## PIPELINE
module PIPELINE(input clk,
                input rst,
                input btn,
                input on,
                output [31:0] imem_addr,
                input  [31:0] imem_data,
                output [31:0] dmem_addr,
                output [31:0] dmem_wdata,
                output        dmem_we,
                output        dmem_re,
                input  [31:0] dmem_rdata,
                output        wb_we,
                output [4:0]  wb_reg,
                output [31:0] wb_data);
Size: ~1400 flip-flops, about 71000 um2 of cells after synthesis.
export LEC_CHECK = 0
export ABC_AREA = 0
export CAP_MARGIN = 20
export CELL_PAD_IN_SITES_DETAIL_PLACEMENT = 0
export CORE_MARGIN = 2
export CORE_UTILIZATION = 45
export MAX_ROUTING_LAYER = met4
export PLACE_DENSITY_LB_ADDON = 0.01
export SETUP_SLACK_MARGIN = 0.51
export SLEW_MARGIN = 25
export TNS_END_PERCENT = 20
create_clock -name core_clock -period 1.7 [get_ports {clk}]
run.sh (not shown) runs the stock make flow with config.mk's settings and CLKGATE_MAP_FILE=.
The starting point completed, yet does not pass: setup timing.
Edit:
- CORE_UTILIZATION: 45 -> 66
- CTS_CLUSTER_SIZE: default -> 41
- SETUP_SLACK_MARGIN: 0.51 -> default
- TNS_END_PERCENT: 20 -> 80
- clock period: 1.7 -> 4.6 ns (I/O delays scaled with it)
Effect: The changed run finished but fails on setup timing; setup slack is better by 2.9 ns; worst hold slack is better by 0.38 ns; final area is lower by about 11%; utilization is higher by 18 points; flip-flop count does not change; wire length is lower by about 5%; synthesized cell count stays the same; sequential share of layout area is higher by 5.0 points; clock skew is lower by 0.019 ns.
Edit:
- ABC_AREA: 0 -> default
- CELL_PAD_IN_SITES_DETAIL_PLACEMENT: 0 -> default
- CORE_UTILIZATION: 66 -> 40
- CTS_CLUSTER_SIZE: 41 -> default
- MAX_ROUTING_LAYER: met4 -> default
- PLACE_DENSITY_LB_ADDON: 0.01 -> default
- SLEW_MARGIN: 25 -> 20
- TNS_END_PERCENT: 80 -> default
- clock period: 4.6 -> 3.47 ns (I/O delays scaled with it)
Effect:
- The changed run completed and failed the layout checks on setup timing
- first-iteration DRC count goes down by 33%
- worst setup slack is worse by 1.3 ns
- die area rises by 64%
- cell count increases by 16%
- total power increases by 34%
- synthesized area does not change
- count of clock-buffer cells in the layout increases by 7
- global-route usage fell by 19 points
- clock skew came out higher by 0.0036 ns
- utilization goes down by 29 points
Edit:
- ABC_AREA: default -> 1
- CORE_UTILIZATION: 40 -> 59
- CTS_CLUSTER_SIZE: default -> 94
- clock period: 3.47 -> 3.01 ns (I/O delays scaled with it)
=>
- The changed run finished but fails on setup timing
- setup slack improved by 0.81 ns
- clock skew climbs by 0.024 ns
- clock-buffer cell count decreases by 15
- non-clock buffer count is higher by 217
- global-route usage increases by 21 points
- die size fell by 29%
Edit:
- ABC_AREA: 1 -> default
- CORE_UTILIZATION: 59 -> 40
- CTS_CLUSTER_SIZE: 94 -> default
- clock period: 3.01 -> 6.25 ns (I/O delays scaled with it)
After rerunning:
- Now the flow went through all stages and came out clean
- first-iteration DRC count drops by 59%
- hold slack improves by 0.10 ns
- area after synthesis drops by 3.7%
- total power drops by 57%
- via count drops by 34%
- setup slack improves by 1.5 ns
- synthesized cell count drops by 35%


PIPELINE again, from the RTL that the note above started with.
export LEC_CHECK = 0
export CAP_MARGIN = 0
export CORE_MARGIN = 2
export CORE_UTILIZATION = 40
export GPL_TIMING_DRIVEN = 0
export HOLD_SLACK_MARGIN = 0.18
export MIN_ROUTING_LAYER = met2
export PLACE_DENSITY_LB_ADDON = 0.07
export SLEW_MARGIN = 30
create_clock -name core_clock -period 6.5 [get_ports {clk}]
The first run finished with negative setup slack left.
Then changed:
==> flow/config.mk (replaced) <==
export PLATFORM = sky130hd
export DESIGN_NAME = PIPELINE
export DESIGN_NICKNAME = PIPELINE
export VERILOG_FILES = /design/flow/design.v
export SDC_FILE = /design/flow/constraint.sdc
export NUM_CORES = 4
export LEC_CHECK = 0
export CAP_MARGIN = 20
export CORE_MARGIN = 2
export CORE_UTILIZATION = 57
export SLEW_MARGIN = 20
==> flow/constraint.sdc (replaced) <==
create_clock -name core_clock -period 4.07 [get_ports {clk}]
set_input_delay 0.8140 -clock core_clock [delete_from_list [all_inputs] [get_ports {clk}]]
set_output_delay 0.8140 -clock core_clock [all_outputs]
set_load 0.01 [all_outputs]
- The changed run completed and failed the layout checks on negative setup slack
- area after synthesis does not change
- via count fell by 24%
- sequential cell count is unchanged
Then changed:
--- a/flow/config.mk
+++ b/flow/config.mk
@@ -9,3 +9,5 @@
 export CORE_MARGIN = 2
-export CORE_UTILIZATION = 57
+export CORE_UTILIZATION = 72
+export CTS_CLUSTER_SIZE = 40
+export PLACE_DENSITY = 0.66
 export SLEW_MARGIN = 20
==> flow/constraint.sdc (replaced) <==
create_clock -name core_clock -period 4.98 [get_ports {clk}]
set_input_delay 0.9960 -clock core_clock [delete_from_list [all_inputs] [get_ports {clk}]]
set_output_delay 0.9960 -clock core_clock [all_outputs]
set_load 0.01 [all_outputs]
The new run failed in global routing (5_1_grt) with ODB-0269.
Synthesized area does not change.
Synthesized cell count does not change.
Die size is lower by 21%.
Then changed:
--- a/flow/config.mk
+++ b/flow/config.mk
@@ -9,5 +9,4 @@
 export CORE_MARGIN = 2
-export CORE_UTILIZATION = 72
-export CTS_CLUSTER_SIZE = 40
-export PLACE_DENSITY = 0.66
+export CORE_UTILIZATION = 68
+export CTS_CLUSTER_SIZE = 31
 export SLEW_MARGIN = 20
==> flow/constraint.sdc (replaced) <==
create_clock -name core_clock -period 4.68 [get_ports {clk}]
set_input_delay 0.9360 -clock core_clock [delete_from_list [all_inputs] [get_ports {clk}]]
set_output_delay 0.9360 -clock core_clock [all_outputs]
set_load 0.01 [all_outputs]
=> This time the run completed and failed the layout checks on negative setup slack. Synthesized area is unchanged. Die size climbs by a few percent. Synthesized cell count does not change.
Then changed:
--- a/flow/config.mk
+++ b/flow/config.mk
@@ -7,6 +7,6 @@
 export LEC_CHECK = 0
+export ABC_AREA = 1
 export CAP_MARGIN = 20
 export CORE_MARGIN = 2
-export CORE_UTILIZATION = 68
-export CTS_CLUSTER_SIZE = 31
+export CORE_UTILIZATION = 72
 export SLEW_MARGIN = 20
==> flow/constraint.sdc (replaced) <==
create_clock -name core_clock -period 1.75 [get_ports {clk}]
set_input_delay 0.3500 -clock core_clock [delete_from_list [all_inputs] [get_ports {clk}]]
set_output_delay 0.3500 -clock core_clock [all_outputs]
set_load 0.01 [all_outputs]
After rerunning: Now the flow aborted during global routing (5_1_grt); die area fell by 1.9%; synthesized cell count rose by 53%; area after synthesis rose by 3.8%.


== fjord ==
PIPELINE again, from the RTL that the note above started with.
==> flow/design.v (excerpt) <==
module PIPELINE(input clk,
                input rst,
                input btn,
                input on,
                output [31:0] imem_addr,
                input  [31:0] imem_data,
                output [31:0] dmem_addr,
                output [31:0] dmem_wdata,
                output        dmem_we,
                output        dmem_re,
                input  [31:0] dmem_rdata,
                output        wb_we,
                output [4:0]  wb_reg,
                output [31:0] wb_data);
	wire [31:0] IF_ID_IR_wire;
	wire [31:0] IF_ID_NPC_wire;
	wire [31:0] IF_ID_rs_wire;
	wire [31:0] IF_ID_rt_wire;
	wire [1:0]  ID_EX_WB_wire;
	wire [2:0]  ID_EX_M_wire;
	wire [3:0]  ID_EX_EX_wire;
	wire [31:0] ID_EX_NPC_wire;
	wire [31:0] ID_EX_rdata1out_wire;
	wire [31:0] ID_EX_rdata2out_wire;
	wire [31:0] ID_EX_IR_wire;
	wire [4:0]  ID_EX_instrout_2016_wire;
	wire [4:0]  ID_EX_instrout_1511_wire;
	wire [4:0]  ID_EX_instrout_2521_wire;
	wire [1:0]  EX_MEM_wb_ctlout_wire;
	wire [2:0]  EX_MEM_m_ctlout_wire;
	wire [31:0] EX_MEM_add_result_wire;
	wire        EX_MEM_zero_wire;
	wire [31:0] EX_MEM_alu_result_wire;
	wire [31:0] EX_MEM_rdata2out_wire;
	wire [4:0]  EX_MEM_five_bit_muxout_wire;
	wire        PCSrc_wire;
	wire [4:0]  mem_Write_reg_wire;
	wire [1:0]  mem_control_wb_wire;
	wire [31:0] Read_data_wire;
	wire [31:0] mem_ALU_result_wire;
	wire [31:0] wb_data_wire;
	wire [1:0]  forward_a_sel_wire;
	wire [1:0]  forward_b_sel_wire;
	wire enable_wire;
	wire stall_wire;
	I_FETCH FETCH(
	   .clk(clk),
	   .rst(rst),
	   .stall(stall_wire),
	   .enable(enable_wire),
	   .PCSrc(PCSrc_wire), 
	   .EX_MEM_NPC(EX_MEM_add_result_wire),
	   .imem_data(imem_data),
	   .imem_addr(imem_addr),
	   .IF_ID_IR(IF_ID_IR_wire),
	   .IF_ID_NPC(IF_ID_NPC_wire),
	   .IF_ID_rs(IF_ID_rs_wire),
	   .IF_ID_rt(IF_ID_rt_wire));
	I_DECODE DECODE(
		.clk(clk),
        .rst(rst), 
        .enable(enable_wire),
        .stall(stall_wire),
		.RegWrite(mem_control_wb_wire[1]), 
  ...
Settings: LEC_CHECK=0, CAP_MARGIN=20, CORE_MARGIN=2, CORE_UTILIZATION=72, CTS_CLUSTER_SIZE=32, PLACE_DENSITY_LB_ADDON=0.0, SETUP_SLACK_MARGIN=0.03, SLEW_MARGIN=20; clock period 4.79 ns.
Status(fjord) = ERROR, stage = global routing (5_1_grt)
Input-level comparison between pepper and fjord:
# fjord
export LEC_CHECK = 0
export CAP_MARGIN = 20
export CORE_MARGIN = 2
export CORE_UTILIZATION = 72
export CTS_CLUSTER_SIZE = 32
export PLACE_DENSITY_LB_ADDON = 0.0
export SETUP_SLACK_MARGIN = 0.03
export SLEW_MARGIN = 20
create_clock -name core_clock -period 4.79 [get_ports {clk}]
# pepper
export LEC_CHECK = 0
export CAP_MARGIN = 20
export CORE_MARGIN = 2
export CORE_UTILIZATION = 63
export SLEW_MARGIN = 20
create_clock -name core_clock -period 4.98 [get_ports {clk}]
## What came out
[flow] pepper | stages: complete | final checks: fail | reason: setup timing. Per the comparison of pepper with fjord, total CTS buffers increased 1.4%; die area went up by about 14%; setup fix buffers added after clock tree synthesis dropped 14.
Input changes introduced in amber (baseline for comparison: pepper):
# pepper
export LEC_CHECK = 0
export CAP_MARGIN = 20
export CORE_MARGIN = 2
export CORE_UTILIZATION = 63
export SLEW_MARGIN = 20
create_clock -name core_clock -period 4.98 [get_ports {clk}]
# amber
export LEC_CHECK = 0
export CAP_MARGIN = 20
export CORE_MARGIN = 2
export CORE_UTILIZATION = 72
export PLACE_DENSITY_LB_ADDON = 0.0
export SETUP_SLACK_MARGIN = 1.48
export SLEW_MARGIN = 20
create_clock -name core_clock -period 4.98 [get_ports {clk}]
Findings:
- FAIL amber @ global routing (5_1_grt): tool exited with error
- The lower worst slack after detailed placement of amber and pepper is in amber.
- From pepper to amber the numbers moved as follows: synthesized cell count barely changed, H-tree level count barely changed, count of instances resized after the clock tree is built climbed 306.
- From pepper to amber the numbers moved as follows: share of synthesized area occupied by flip-flops and latches closely matched the old numbers, cell area reported after detailed placement closely matched the old numbers.
- amber -> pepper: adder and majority cell fraction of the synthesized area delta 0, exact match
- Looking at area of the die across both flows, amber is the stronger of the two, with pepper trailing.
- In terms of post-synthesis net count, amber and pepper differ only marginally.
- Summary of the comparison: number of rows in the core area is lower in amber, relative to pepper.
- Starting density of the core up 9.1 points in amber wrt pepper


PIPELINE again, from the RTL that the note above started with.
## PIPELINE
module PIPELINE(input clk,
                input rst,
                input btn,
                input on,
                output [31:0] imem_addr,
                input  [31:0] imem_data,
                output [31:0] dmem_addr,
                output [31:0] dmem_wdata,
                output        dmem_we,
                output        dmem_re,
                input  [31:0] dmem_rdata,
                output        wb_we,
                output [4:0]  wb_reg,
                output [31:0] wb_data);
	wire [31:0] IF_ID_IR_wire;
	wire [31:0] IF_ID_NPC_wire;
	wire [31:0] IF_ID_rs_wire;
	wire [31:0] IF_ID_rt_wire;
	wire [1:0]  ID_EX_WB_wire;
	wire [2:0]  ID_EX_M_wire;
	wire [3:0]  ID_EX_EX_wire;
	wire [31:0] ID_EX_NPC_wire;
	wire [31:0] ID_EX_rdata1out_wire;
	wire [31:0] ID_EX_rdata2out_wire;
	wire [31:0] ID_EX_IR_wire;
	wire [4:0]  ID_EX_instrout_2016_wire;
	wire [4:0]  ID_EX_instrout_1511_wire;
	wire [4:0]  ID_EX_instrout_2521_wire;
	wire [1:0]  EX_MEM_wb_ctlout_wire;
	wire [2:0]  EX_MEM_m_ctlout_wire;
	wire [31:0] EX_MEM_add_result_wire;
	wire        EX_MEM_zero_wire;
  ...
Settings: LEC_CHECK=0, ABC_AREA=1, CAP_MARGIN=40, CELL_PAD_IN_SITES_DETAIL_PLACEMENT=1, CORE_ASPECT_RATIO=0.57, CORE_MARGIN=6, CORE_UTILIZATION=40, CTS_CLUSTER_DIAMETER=314, GPL_ROUTABILITY_DRIVEN=0, GPL_TIMING_DRIVEN=0, HOLD_SLACK_MARGIN=0.08, MIN_ROUTING_LAYER=met2, PLACE_DENSITY_LB_ADDON=0.05, SETUP_SLACK_MARGIN=-0.48, SLEW_MARGIN=35, TNS_END_PERCENT=30; clock period 6.5 ns.
The starting point aborted during global routing with GRT-0116.
Change:
==> flow/config.mk (replaced) <==
export PLATFORM = sky130hd
export DESIGN_NAME = PIPELINE
export DESIGN_NICKNAME = PIPELINE
export VERILOG_FILES = /design/flow/design.v
export SDC_FILE = /design/flow/constraint.sdc
export NUM_CORES = 4
export LEC_CHECK = 0
export CAP_MARGIN = 20
export CORE_MARGIN = 2
export CORE_UTILIZATION = 61
export SLEW_MARGIN = 20
==> flow/constraint.sdc (replaced) <==
create_clock -name core_clock -period 4.98 [get_ports {clk}]
set_input_delay 0.9960 -clock core_clock [delete_from_list [all_inputs] [get_ports {clk}]]
set_output_delay 0.9960 -clock core_clock [all_outputs]
set_load 0.01 [all_outputs]
Outcome:
- The changed run produced a layout that fails on setup timing
- area after synthesis fell by 3.7%
- synthesized cell count went down by 35%
- die size came out lower by about 40%
Change:
--- a/flow/config.mk
+++ b/flow/config.mk
@@ -9,3 +9,3 @@
 export CORE_MARGIN = 2
-export CORE_UTILIZATION = 61
+export CORE_UTILIZATION = 41
 export SLEW_MARGIN = 20
==> flow/constraint.sdc (replaced) <==
create_clock -name core_clock -period 6.25 [get_ports {clk}]
set_input_delay 1.2500 -clock core_clock [delete_from_list [all_inputs] [get_ports {clk}]]
set_output_delay 1.2500 -clock core_clock [all_outputs]
set_load 0.01 [all_outputs]
Now the flow produced a clean layout.
Die area grows by 48%.
Fmax falls by 6.3%.
Global-route usage decreases by 13 points.
Via count shrinks by 4.6%.
Power fell by 21%.
Flip-flop count stays the same.
Register-to-register slack is better by 900 ps.
Utilization fell by 25 points.
Change:
--- a/flow/config.mk
+++ b/flow/config.mk
@@ -9,3 +9,3 @@
 export CORE_MARGIN = 2
-export CORE_UTILIZATION = 41
+export CORE_UTILIZATION = 52
 export SLEW_MARGIN = 20
==> flow/constraint.sdc (replaced) <==
create_clock -name core_clock -period 4.15 [get_ports {clk}]
set_input_delay 0.8300 -clock core_clock [delete_from_list [all_inputs] [get_ports {clk}]]
set_output_delay 0.8300 -clock core_clock [all_outputs]
set_load 0.01 [all_outputs]
=>
- The new run finished but failed the layout checks on setup timing
- die size decreases by 21%
- first-iteration DRC count goes up by 0.46%
- flip-flop count is unchanged
- setup slack got worse by 1600 ps
- cell area came out higher by 5.8%
Change:
--- a/flow/config.mk
+++ b/flow/config.mk
@@ -9,3 +9,3 @@
 export CORE_MARGIN = 2
-export CORE_UTILIZATION = 52
+export CORE_UTILIZATION = 59
 export SLEW_MARGIN = 20
==> flow/constraint.sdc (replaced) <==
create_clock -name core_clock -period 3.84 [get_ports {clk}]
set_input_delay 0.7680 -clock core_clock [delete_from_list [all_inputs] [get_ports {clk}]]
set_output_delay 0.7680 -clock core_clock [all_outputs]
set_load 0.01 [all_outputs]
The new run completed, yet does not pass: setup timing.
Global-route usage went up by 5.0 points.
Wire length went up by 0.82%.
Synthesized cell count does not change.
Power went up by 7.9%.
No activity file was given, so power comes from the tool's default toggle rates.
